Design reuleaux, start of the top module:
module reuleaux(input logic clk, input logic rst_n, input logic [2:0] colour,
                input logic [7:0] centre_x, input logic [6:0] centre_y, input logic [7:0] diameter,
                input logic start, output logic done,
                output logic [7:0] vga_x, output logic [6:0] vga_y,
                output logic [2:0] vga_colour, output logic vga_plot);
For scale: ~4900 cells after synthesis, about 49 I/O pins, about 36000 sq um of cells after synthesis.
export LEC_CHECK = 0
export CAP_MARGIN = 20
export CORE_MARGIN = 2
export CORE_UTILIZATION = 71
export CTS_CLUSTER_DIAMETER = 323
export CTS_CLUSTER_SIZE = 37
export SETUP_SLACK_MARGIN = 4.39
export SLEW_MARGIN = 20
create_clock -name core_clock -period 32.7 [get_ports {clk}]
run.sh (not shown) runs the stock make flow with config.mk's settings and CLKGATE_MAP_FILE=.
The starting point never finished: it broke off in global routing.
Change:
- CORE_UTILIZATION: 71 -> 35
- CTS_CLUSTER_DIAMETER: 323 -> default
- CTS_CLUSTER_SIZE: 37 -> default
- SETUP_SLACK_MARGIN: 4.39 -> default
- clock period: 32.7 -> 39.2 ns (I/O delays scaled with it)
After rerunning: With this change the flow completed with no timing, DRC or antenna violations. Area after synthesis is unchanged. Die area increases by 100%. Synthesized cell count does not change.

* * *

run a:
Starting RTL as in the previous note.
// reuleaux
module reuleaux(input logic clk, input logic rst_n, input logic [2:0] colour,
                input logic [7:0] centre_x, input logic [6:0] centre_y, input logic [7:0] diameter,
                input logic start, output logic done,
                output logic [7:0] vga_x, output logic [6:0] vga_y,
                output logic [2:0] vga_colour, output logic vga_plot);
Settings: LEC_CHECK=0, CAP_MARGIN=20, CORE_MARGIN=2, CORE_UTILIZATION=71, CTS_CLUSTER_SIZE=37, MAX_ROUTING_LAYER=met4, SETUP_SLACK_MARGIN=5.0, SLEW_MARGIN=20; clock period 34.7 ns.
In run a the implementation completed, yet the final layout does not meet the checks, the culprit being setup timing.
### run a -> run b
- clearing CTS_CLUSTER_SIZE, which used to be 37
- swapping 71 for 18 in CORE_UTILIZATION
- clearing SETUP_SLACK_MARGIN, which used to be 5.0
- clearing MAX_ROUTING_LAYER, which used to be met4
- swapping 34.7 for 47.8 in the clock period (ns, I/O delays scaled along)
### Flow results
Run b went all the way through the flow, and no timing, DRC or antenna check failed. Taking run a as the reference, in run b number of multi-input logic gates roughly the same; insertion delay at the late pin of the worst-skew pair now sits at about the same level; horizontal die dimension climbed 97%; flop share of the area picked up an extra 0.15 points. Between run a and run b, the flow reports non-clock buffer total of the final layout decreasing by more than half. From run a to run b, final number of max-transition violations did not move at all. A startpoint of the worst setup timing path of diameter[7] is what run a shows, while diameter[6] belongs to run b.

* * *

reuleaux again, from the RTL that the note above started with.
clock: 21.7 ns
lec_check: 0
abc_area: 1
cap_margin: 0
core_aspect_ratio: 0.5
core_margin: 2
core_utilization: 72
cts_cluster_diameter: 216
cts_cluster_size: 43
hold_slack_margin: -0.09
slew_margin: 20
The starting point never finished: it broke off in 4_1_cts.
Next try:
Settings changed: CAP_MARGIN 0 to 20, CORE_ASPECT_RATIO 0.5 to not set, CTS_CLUSTER_DIAMETER 216 to not set, CTS_CLUSTER_SIZE 43 to 97, HOLD_SLACK_MARGIN -0.09 to not set, PLACE_DENSITY set to 0.4.
Clock period 21.7 ns to 12.9 ns, I/O delays scaled along.
Now the flow aborted during 5_1_grt.
Die area is about the same.
Synthesized cell count stays the same.
Area after synthesis is unchanged.
Next try:
Settings changed: ABC_AREA 1 to not set, CORE_UTILIZATION 72 to 40, CTS_CLUSTER_SIZE 97 to not set, PLACE_DENSITY 0.4 to not set.
Clock period 12.9 ns to 39.2 ns, I/O delays scaled along.
What happened:
- The changed run finished with timing, DRC and antenna clean
- synthesized area drops by 8.3%
- synthesized cell count went down by 26%
- die area grows by 64%
Next try:
Settings changed: CORE_UTILIZATION 40 to 65.
Clock period 39.2 ns to 32.7 ns, I/O delays scaled along.
=> The changed run completed, yet does not pass: negative setup slack; cell area climbs by about a fifth; area after synthesis is unchanged; global-route usage climbs by 19 points; synthesized cell count is unchanged; core utilization climbs by 40 points.

* * *

reuleaux again, from the RTL that the note above started with.
clock: 26.9 ns
lec_check: 0
abc_area: 1
cap_margin: 15
cell_pad_in_sites_global_placement: 0
core_aspect_ratio: 1.11
core_margin: 2
core_utilization: 67
cts_cluster_diameter: 233
cts_cluster_size: 56
gpl_routability_driven: 1
gpl_timing_driven: 1
max_routing_layer: met4
place_density: 0.6
setup_slack_margin: 5.0
slew_margin: 0
The baseline never finished: it broke off in 5_1_grt with GRT-0116.
==> next run, changes <==
- CORE_ASPECT_RATIO: 1.11 -> 0.98
- CORE_UTILIZATION: 67 -> 65
- CTS_CLUSTER_DIAMETER: 233 -> 358
- CTS_CLUSTER_SIZE: 56 -> 43
- HOLD_SLACK_MARGIN: unset -> -0.09
- MAX_ROUTING_LAYER: met4 -> unset
- PLACE_DENSITY: 0.6 -> unset
- SETUP_SLACK_MARGIN: 5.0 -> unset
- clock period: 26.9 -> 30.7 ns (I/O delays scaled with it)
Result: The new run completed without violations. Die size goes up by a few percent. Synthesized area does not change. Synthesized cell count does not change.
==> next run, changes <==
- ABC_AREA: 1 -> 0
- CORE_ASPECT_RATIO: 0.98 -> 1.11
- CORE_UTILIZATION: 65 -> 71
- CTS_CLUSTER_DIAMETER: 358 -> unset
- CTS_CLUSTER_SIZE: 43 -> 29
- HOLD_SLACK_MARGIN: -0.09 -> unset
- PLACE_DENSITY_LB_ADDON: unset -> 0.19
- SETUP_SLACK_MARGIN: unset -> -2.0
- SLEW_MARGIN: 0 -> 40
- TNS_END_PERCENT: unset -> 5
The new run failed in 5_1_grt (GRT-0116).
Area after synthesis went down by 8.3%.
Synthesized cell count went down by 26%.
Die size went down by 16%.
==> next run, changes <==
- CORE_UTILIZATION: 71 -> 65
- CTS_CLUSTER_DIAMETER: unset -> 358
- CTS_CLUSTER_SIZE: 29 -> 43
- PLACE_DENSITY_LB_ADDON: 0.19 -> unset
- SETUP_SLACK_MARGIN: -2.0 -> unset
- SLEW_MARGIN: 40 -> 0
- TNS_END_PERCENT: 5 -> unset
Effect:
- The new run completed and failed the layout checks on max-capacitance violations, max-slew violations, negative setup slack
- synthesized area stays the same
- die area rose by 9.1%
- synthesized cell count does not change

* * *

try-xenon:
Starting RTL as in the previous note.
clock: 29.0 ns
lec_check: 0
cap_margin: 20
cell_pad_in_sites_detail_placement: 2
core_margin: 10
core_utilization: 49
cts_cluster_diameter: 293
gpl_timing_driven: 0
place_density: 0.48
slew_margin: 35
tns_end_percent: 5
Run status, try-xenon: aborted in detailed placement (3_5_place_dp), error DPL-0033
> inputs changed (try-xenon -> try-sierra)
Settings: CORE_UTILIZATION: 49 -> 72; GPL_TIMING_DRIVEN: 0 -> unset; SLEW_MARGIN: 35 -> 20; SETUP_SLACK_MARGIN: unset -> 4.52; CELL_PAD_IN_SITES_DETAIL_PLACEMENT: 2 -> unset; CTS_CLUSTER_DIAMETER: 293 -> unset; ABC_AREA: unset -> 1; PLACE_DENSITY: 0.48 -> 0.4; CORE_MARGIN: 10 -> 2; the clock period (ns, I/O delays scaled along): 29.0 -> 15.3.
==> results <==
- try-sierra never completed; the flow aborted with a tool error in clock tree synthesis (4_1_cts).
- Delta (try-sierra minus try-xenon): synthesized area per cell -1.4 sq um, total cell area reported by yosys after synthesis +about 9%, compound-cell area share of the yosys netlist -15 points, synthesized cell count +35%, x dimension of the die -about 18%.
#### Input delta (try-pepper over try-sierra)
Settings: removing TNS_END_PERCENT (formerly 5); removing PLACE_DENSITY (formerly 0.4); changing CORE_UTILIZATION from 72 to 66; changing SETUP_SLACK_MARGIN from 4.52 to -2.0; changing the clock period (ns, I/O delays scaled along) from 15.3 to 29.8.
- Compare try-sierra and try-pepper | width of the die higher: try-pepper
- The run showing the greater routability-driven placement congestion ratio is try-sierra.
- try-pepper -> stages 100% | layout checks FAIL | negative setup slack
- Compare try-sierra and try-pepper | placed standard-cell area lower: try-pepper
- Relative to try-sierra, detailed-placement wirelength estimate has decreased by about 20% in try-pepper.
- Synthesized netlist net count: try-sierra vs try-pepper identical
- try-sierra has a lower area of the die than try-pepper.

* * *

Setup of job 101:
Starting RTL as in the previous note.
## reuleaux
module reuleaux(input logic clk, input logic rst_n, input logic [2:0] colour,
                input logic [7:0] centre_x, input logic [6:0] centre_y, input logic [7:0] diameter,
                input logic start, output logic done,
                output logic [7:0] vga_x, output logic [6:0] vga_y,
                output logic [2:0] vga_colour, output logic vga_plot);
export LEC_CHECK = 0
export CAP_MARGIN = 20
export CORE_MARGIN = 2
export CORE_UTILIZATION = 71
export CTS_CLUSTER_SIZE = 37
export SETUP_SLACK_MARGIN = -2.0
export SLEW_MARGIN = 20
create_clock -name core_clock -period 32.7 [get_ports {clk}]
Although job 101 finished all stages, its layout failed final checks on negative setup slack.
The following lists how job 102 was set up differently from job 101:
Settings: a deleted CTS_CLUSTER_SIZE that had been 37; a change of CORE_UTILIZATION from 71 to 66; a change of SETUP_SLACK_MARGIN from -2.0 to 5.0; a change of the clock period (ns, I/O delays scaled along) from 32.7 to 34.7.
Notes after the runs:
No crash in job 101: every stage finished, but the layout fails its final checks due to negative setup slack. Job 102 finished every step from synthesis to the final layout, and the layout passed the timing, DRC and antenna checks. The slowest library cell on the worst path comes out sky130_fd_sc_hd__fa_1 in one run and sky130_fd_sc_hd__fa_2 in the other, namely in job 101 and job 102 respectively. Relative to job 101, count of cells along the worst register-to-register path has gone up in job 102. Area of all placed cells without fillers delta for job 102 relative to job 101: 3.8% lower. Delta (job 102 minus job 101): setup TNS after final layout went up by 1.31 ns; logic share of the area went up by 6.7 points.

* * *

run 1:
reuleaux again, from the RTL that the note above started with.
make LEC_CHECK=0 ABC_AREA=1 CAP_MARGIN=20 CORE_ASPECT_RATIO=1.28 CORE_MARGIN=2 CORE_UTILIZATION=64 CTS_CLUSTER_DIAMETER=102 GPL_ROUTABILITY_DRIVEN=1 HOLD_SLACK_MARGIN=0.15 SLEW_MARGIN=20 TNS_END_PERCENT=95 finish   # period 40.1 ns
Changes in run 2 relative to run 1:
-- flow/config.mk --
<<< run 1, line 10
export CORE_ASPECT_RATIO = 1.28
>>> run 2, line 10
export CELL_PAD_IN_SITES_DETAIL_PLACEMENT = 1
<<< run 1, line 12
export CORE_UTILIZATION = 64
export CTS_CLUSTER_DIAMETER = 102
export GPL_ROUTABILITY_DRIVEN = 1
export HOLD_SLACK_MARGIN = 0.15
>>> run 2, line 12
export CORE_UTILIZATION = 40
<<< run 1, line 17
export TNS_END_PERCENT = 95
>>> run 2, line 14
==> flow/constraint.sdc <==
create_clock -name core_clock -period 40.0 [get_ports {clk}]
set_input_delay 8.0000 -clock core_clock [delete_from_list [all_inputs] [get_ports {clk}]]
set_output_delay 8.0000 -clock core_clock [all_outputs]
set_load 0.01 [all_outputs]
==> comparison <==
From run 1 to run 2 the numbers moved as follows: buffers plus inverters on the worst setup path rose by 2. Measured against run 2, the wire length per cell after detailed routing of run 1 comes out at 0.942 times the reference value. Count of non-CTS buffers in the layout: run 2 and run 1 compared, lower one is run 1. From run 1 to run 2 the numbers moved as follows: worst hold slack decreased by 21 ps relative to the old numbers, number of buffers added by the clock tree synthesis step closely matched the old numbers.
> inputs changed (run 2 -> run 3)
-- flow/config.mk --
<<< run 2, line 8
export ABC_AREA = 1
>>> run 3, line 8
<<< run 2, line 10
export CELL_PAD_IN_SITES_DETAIL_PLACEMENT = 1
>>> run 3, line 9
export CORE_ASPECT_RATIO = 0.5
<<< run 2, line 12
export CORE_UTILIZATION = 40
>>> run 3, line 11
export CORE_UTILIZATION = 58
export CTS_CLUSTER_DIAMETER = 396
export CTS_CLUSTER_SIZE = 98
export GPL_ROUTABILITY_DRIVEN = 0
export HOLD_SLACK_MARGIN = -0.07
export SETUP_SLACK_MARGIN = -0.19
<<< run 2, line 14
>>> run 3, line 18
export TNS_END_PERCENT = 40
Findings:
Taking run 2 as the reference, in run 3 data arrival time at the worst-slack endpoint rose by 730 ps; count of sequential standard cells stayed essentially flat. The lower wire length of run 3 and run 2 is in run 3. For the routing usage on met1, run 3 came in 12 points higher than run 2 did. In run 3, the share of the core filled by cells before placement came out 18 points above the value in run 2. Diff run 2 -> run 3: layout-stage area growth over the synthesis result saw an increase; synthesized-area fraction occupied by ao, oa, aoi and oai cells saw an increase. Compared with run 2, in run 3 adder-cell share of the synthesized area now larger, post-route minimum period +730 ps, global-route wire length before repair fell 46 mm.
For run 4, these inputs were changed with respect to run 3:
==> flow/config.mk <==
export PLATFORM = sky130hd
export DESIGN_NAME = reuleaux
export DESIGN_NICKNAME = reuleaux
export VERILOG_FILES = /design/flow/design.v
export SDC_FILE = /design/flow/constraint.sdc
export NUM_CORES = 4
export LEC_CHECK = 0
export ABC_AREA = 1
export CAP_MARGIN = 20
export CELL_PAD_IN_SITES_DETAIL_PLACEMENT = 1
export CELL_PAD_IN_SITES_GLOBAL_PLACEMENT = 1
export CORE_MARGIN = 3
export CORE_UTILIZATION = 65
export GPL_ROUTABILITY_DRIVEN = 0
export MAX_ROUTING_LAYER = met4
export SLEW_MARGIN = 15
Findings:
Run 4: it failed during 3_1_place_gp_skip_io, and the tool reported GPL-0301.
Relative to run 3, the post-synthesis cell type count measured on run 4 has decreased by more than a quarter.
Run 3 → run 4: post-synthesis async set-or-reset flop share about even; area share of and-or/or-and cells after synthesis fell 15 points; synthesized area per cell fell 19%.
In run 4 relative to run 3, number of instances in the synthesized netlist had gone up by more than a quarter.
Horizontal extent of the die: higher on run 3
Area fraction in xor and xnor cells (lower): run 4
Chip area estimate from yosys synthesis came out higher on run 4 than on run 3.
Changes observed in run 4 relative to run 3: synthesized area went up, net count after synthesis went up.
[run 4] die size fell about 1.3% relative to run 3
[inputs] run 5 vs run 4
==> flow/config.mk <==
export PLATFORM = sky130hd
export DESIGN_NAME = reuleaux
export DESIGN_NICKNAME = reuleaux
export VERILOG_FILES = /design/flow/design.v
export SDC_FILE = /design/flow/constraint.sdc
export NUM_CORES = 4
export LEC_CHECK = 0
export CAP_MARGIN = 20
export CORE_ASPECT_RATIO = 0.84
export CORE_MARGIN = 2
export CORE_UTILIZATION = 35
export CTS_CLUSTER_DIAMETER = 396
export CTS_CLUSTER_SIZE = 98
export SETUP_SLACK_MARGIN = -0.19
export SLEW_MARGIN = 20
export TNS_END_PERCENT = 40
Notes after the runs:
- Share of cell area taken by muxes after synthesis sits higher in run 5 than in run 4.
- Sort run 5 and run 4 by yosys cell count desc -> top: run 4
- In summary, run 5 completed successfully, with a layout that passed the timing, DRC and antenna checks.
- Measured against run 5, the Yosys chip area of run 4 comes out at 1.09 times the reference value.

* * *

garnet:
Starting RTL as in the previous note.
## reuleaux
module reuleaux(input logic clk, input logic rst_n, input logic [2:0] colour,
                input logic [7:0] centre_x, input logic [6:0] centre_y, input logic [7:0] diameter,
                input logic start, output logic done,
                output logic [7:0] vga_x, output logic [6:0] vga_y,
                output logic [2:0] vga_colour, output logic vga_plot);
make LEC_CHECK=0 ABC_AREA=1 CAP_MARGIN=20 CORE_MARGIN=2 CORE_UTILIZATION=72 CTS_CLUSTER_DIAMETER=393 CTS_CLUSTER_SIZE=10 HOLD_SLACK_MARGIN=0.23 PLACE_DENSITY=0.4 SETUP_SLACK_MARGIN=3.51 SLEW_MARGIN=20 TNS_END_PERCENT=5 finish   # period 15.3 ns
garnet did not finish: a tool error stopped it during 5_1_grt.
The inputs of lagoon differ from those of garnet as listed below.
- clearing SETUP_SLACK_MARGIN, which used to be 3.51
- clearing CTS_CLUSTER_DIAMETER, which used to be 393
- clearing PLACE_DENSITY, which used to be 0.4
- clearing ABC_AREA, which used to be 1
- clearing HOLD_SLACK_MARGIN, which used to be 0.23
- clearing CTS_CLUSTER_SIZE, which used to be 10
- swapping 72 for 40 in CORE_UTILIZATION
- clearing TNS_END_PERCENT, which used to be 5
- swapping 15.3 for 40.0 in the clock period (ns, I/O delays scaled along)
--- outcome ---
lagoon did not stop at any stage, and its layout met the timing, DRC and antenna checks.
Synthesized-area fraction occupied by xor and xnor cells: lagoon vs garnet up 4.6 points
Total CTS buffers delta (garnet -> lagoon): insignificant
Relative to garnet, the placement row count measured on lagoon has increased by more than a quarter.
Modified inputs, tundra compared to lagoon
- CTS_CLUSTER_DIAMETER: unset -> 396
- TNS_END_PERCENT: unset -> 40
- CTS_CLUSTER_SIZE: unset -> 98
- GPL_ROUTABILITY_DRIVEN: unset -> 0
- CORE_UTILIZATION: 40 -> 58
- CORE_ASPECT_RATIO: unset -> 0.98
- SETUP_SLACK_MARGIN: unset -> -0.19
==> comparison <==
Re number of non-clock inverters: no difference whatsoever between tundra and lagoon. lagoon → tundra: via count went up by about 0.66%; fraction of registers with async set/reset was more or less identical; cell area went down by about 1.6%.
Setup changes, tundra to cedar
- HOLD_SLACK_MARGIN newly set to 0.27
- TNS_END_PERCENT changed from 40 to 10
- CORE_MARGIN changed from 2 to 7
==> comparison <==
Looking only at worst relative slew slack, and setting everything else aside, the higher value of tundra and cedar goes to tundra. cedar against tundra: HPWL reported at the end of detailed placement flat, global-route track usage on met2 down 5.3 points, aggregate negative setup slack flat. Diff tundra -> cedar: clock skew roughly the same; achievable clock frequency roughly the same; final clock period utilization by the worst path roughly the same; via count lower. cedar against tundra: worst-margin pin slew +0.023 ns.
### cedar -> pepper
- changing CORE_UTILIZATION from 58 to 40
- removing TNS_END_PERCENT (formerly 10)
- removing CORE_ASPECT_RATIO (formerly 0.98)
- removing CTS_CLUSTER_SIZE (formerly 98)
- changing CORE_MARGIN from 7 to 6
- removing CTS_CLUSTER_DIAMETER (formerly 396)
- removing HOLD_SLACK_MARGIN (formerly 0.27)
- removing SETUP_SLACK_MARGIN (formerly -0.19)
- changing the clock period (ns, I/O delays scaled along) from 40.0 to 23.0
### Flow results
- Across cedar and pepper, a clean result was obtained everywhere but in pepper.
- Although it ran to completion, pepper produced a layout that fails the final checks because of setup timing.
- pepper ends up with a fraction of area in registers that is 0.62 points lower than in cedar.
- pepper vs cedar: sum of negative setup slack down
- pepper vs. cedar: met2 layer usage reported by global route went down by 6.0 points.
- cedar → pepper: total setup buffers inserted after CTS climbed 142, via count of the routed design climbed 7053.
- On share of the cycle needed by the critical path after routing: between cedar and pepper, it ends up lower for cedar.
- Of cedar and pepper, the higher routed metal-1 wirelength belongs to pepper.
#### Input delta (quartz over pepper)
- CORE_UTILIZATION: 40 -> 72
- PLACE_DENSITY: unset -> 0.4
- CORE_MARGIN: 6 -> 2
- GPL_ROUTABILITY_DRIVEN: 0 -> unset
- ABC_AREA: unset -> 1
- the clock period (ns, I/O delays scaled along): 23.0 -> 15.3
--- outcome ---
What ended quartz was a tool error in 4_1_cts; the run never finished.
Die area | quartz < pepper
Higher initial core utilization was reported by quartz, not pepper.
[compare] base=pepper new=quartz: core area fell about 40%, setup slack after placement has decreased, gate count after technology mapping increased 1719.
